==> job 9011 <==
Design a_filter_reference_32x11, start of the top module:
module a_filter_reference_32x11(
    input [31:0] x_in,
    input clk,
    input [5:0] reset,
    output [31:0] y_out);
Settings: LEC_CHECK=0, ABC_AREA=1, CAP_MARGIN=30, CORE_ASPECT_RATIO=0.83, CORE_MARGIN=2, CORE_UTILIZATION=71, GPL_ROUTABILITY_DRIVEN=1, GPL_TIMING_DRIVEN=1, SETUP_SLACK_MARGIN=-0.06, SLEW_MARGIN=20; clock period 2.15 ns.
run.sh (not shown) runs the stock make flow with config.mk's settings and CLKGATE_MAP_FILE=.
==> job 6794 (differences from job 9011) <==
==> flow/config.mk (replaced) <==
export PLATFORM = sky130hd
export DESIGN_NAME = a_filter_reference_32x11
export DESIGN_NICKNAME = a_filter_reference_32x11
export VERILOG_FILES = /design/flow/design.v
export SDC_FILE = /design/flow/constraint.sdc
export NUM_CORES = 4
export LEC_CHECK = 0
export CAP_MARGIN = 20
export CORE_MARGIN = 2
export CORE_UTILIZATION = 72
export PLACE_DENSITY_LB_ADDON = 0.0
export SLEW_MARGIN = 20
==> flow/constraint.sdc (replaced) <==
create_clock -name core_clock -period 8.38 [get_ports {clk}]
set_input_delay 1.6760 -clock core_clock [delete_from_list [all_inputs] [get_ports {clk}]]
set_output_delay 1.6760 -clock core_clock [all_outputs]
set_load 0.01 [all_outputs]
==> job 1602 (differences from job 9011) <==
--- a/flow/config.mk
+++ b/flow/config.mk
@@ -10,7 +10,8 @@
 export CORE_ASPECT_RATIO = 0.83
 export CORE_MARGIN = 2
 export CORE_UTILIZATION = 71
+export CTS_CLUSTER_DIAMETER = 231
 export GPL_ROUTABILITY_DRIVEN = 1
 export GPL_TIMING_DRIVEN = 1
-export SETUP_SLACK_MARGIN = -0.06
+export SETUP_SLACK_MARGIN = -0.16
 export SLEW_MARGIN = 20
==> flow/constraint.sdc (replaced) <==
create_clock -name core_clock -period 7.59 [get_ports {clk}]
set_input_delay 1.5180 -clock core_clock [delete_from_list [all_inputs] [get_ports {clk}]]
set_output_delay 1.5180 -clock core_clock [all_outputs]
set_load 0.01 [all_outputs]
==> flow_summary.ini <==
; synthesis and place-and-route metrics
[status]
check.faults = negative setup slack
status = finished with violations

[yosys]
synthAdderAreaFrac_pct = 41.07
ys_types = 76
synth_area_um2 = 55320
top_area_share_pct = 25.51
aoi_share_pct = 11.13
area_leaders = ha_1, dfxtp_1, fa_1
synth_cells = 6357

[timing]
setup_violations = 6
worst_slack_ns = -0.1666

[die]
core_um2 = 75950
die_h_um = 281.2
dieArea_um2 = 79070
die_x_um = 281.2

[place]
routabilityCongestion = 0.9100
The numbers above come from job 6794.

==> flow_summary.ini <==
; implementation run metrics
[die]
die_h_um = 276.0
core_um2 = 88070
dieArea_um2 = 91570
ios = 71
die_x_um = 331.7

[yosys]
synth_cells = 8591
logic_family = adder cells
flop_cell = dfxtp_1
synth_area_um2 = 63300
top_area_share_pct = 22.30
aoi_share_pct = 9.973
area_leaders = ha_1, dfxtp_1, fa_1

[status]
toolErrorMsg = [ERROR GRT-0232] Routing congestion too high. Check the congestion heatmap in the GUI.
status = stopped before the end
stop_stage = global routing

[clock_network]
cts_setup_buffers = 33

[place]
routabilityCongestion = 1.067
The numbers above come from job 1602.

==> flow_summary.ini <==
; implementation run metrics
[yosys]
synth_area_um2 = 63300
aoi_share_pct = 9.973
synth_cells = 8591
synthAdderAreaFrac_pct = 35.90
top_area_share_pct = 22.30

[status]
status = stopped before the end
toolErrorMsg = [ERROR DPL-0038] Utilization greater than 100%, impossible to legalize
stop_stage = detailed placement

[die]
core_um2 = 88070
dieArea_um2 = 91570
The numbers above come from job 9011.



==> wip/umber: inputs <==
a_filter_reference_32x11 again, from the RTL that the note above started with.
Settings: LEC_CHECK=0, CAP_MARGIN=20, CORE_MARGIN=2, CORE_UTILIZATION=40, HOLD_SLACK_MARGIN=0.23, SLEW_MARGIN=40; clock period 9.22 ns.
==> wip/pepper: changes against wip/umber <==
ABC_AREA = 1   (was not set)
CORE_UTILIZATION = 72   (was 40)
HOLD_SLACK_MARGIN = not set   (was 0.23)
PLACE_DENSITY_LB_ADDON = 0.06   (was not set)
SLEW_MARGIN = 20   (was 40)
==> flow/constraint.sdc (replaced) <==
create_clock -name core_clock -period 7.43 [get_ports {clk}]
set_input_delay 1.4860 -clock core_clock [delete_from_list [all_inputs] [get_ports {clk}]]
set_output_delay 1.4860 -clock core_clock [all_outputs]
set_load 0.01 [all_outputs]
==> comparison table <==
item                                                                                              wip/umber                wip/pepper
Status                                                                              complete, no violations            did not finish
Last stage reached                                                                                        -  global routing (5_1_grt)
Number of cell rows                                                                                     136                       108
AO/OA Area Share                                                                                      11.1%                     9.97%
Number of distinct library cell variants in the gate-level netlist after synthesis                       76                        66
Post-CTS repair timing setup buffer count                                                                 7                        87
Yosys stat chip area                                                                              55300 µm²                 63300 µm²
Number of placed cells counting well taps                                                              8167                      9853
Starting density of the core                                                                          40.3%                     72.8%
Top area contributor share                                                                            25.5%                     22.3%
Overall die height                                                                                   376 µm                    301 µm
Global placement routability congestion                                                               0.877                      1.06
Mean instance size in the synthesized netlist                                                      8.70 µm²                  7.37 µm²
Die Wd                                                                                               376 µm                    301 µm
Resized Gates After CTS                                                                                  54                       532
Register share after synthesis                                                                        19.7%                     17.2%
Multiplexer share                                                                                    0.197%                        0%
Core ar.                                                                                         137000 µm²                 86900 µm²
Placed instance area                                                                              58100 µm²                 65900 µm²
Total die size                                                                                   141000 µm²                 90300 µm²
Simple logic cell fraction of the synthesized area                                                    10.9%                     18.0%
Total number of H-tree levels                                                                             3                         2
HPWL after detailed placement                                                                       96.2 mm                    168 mm
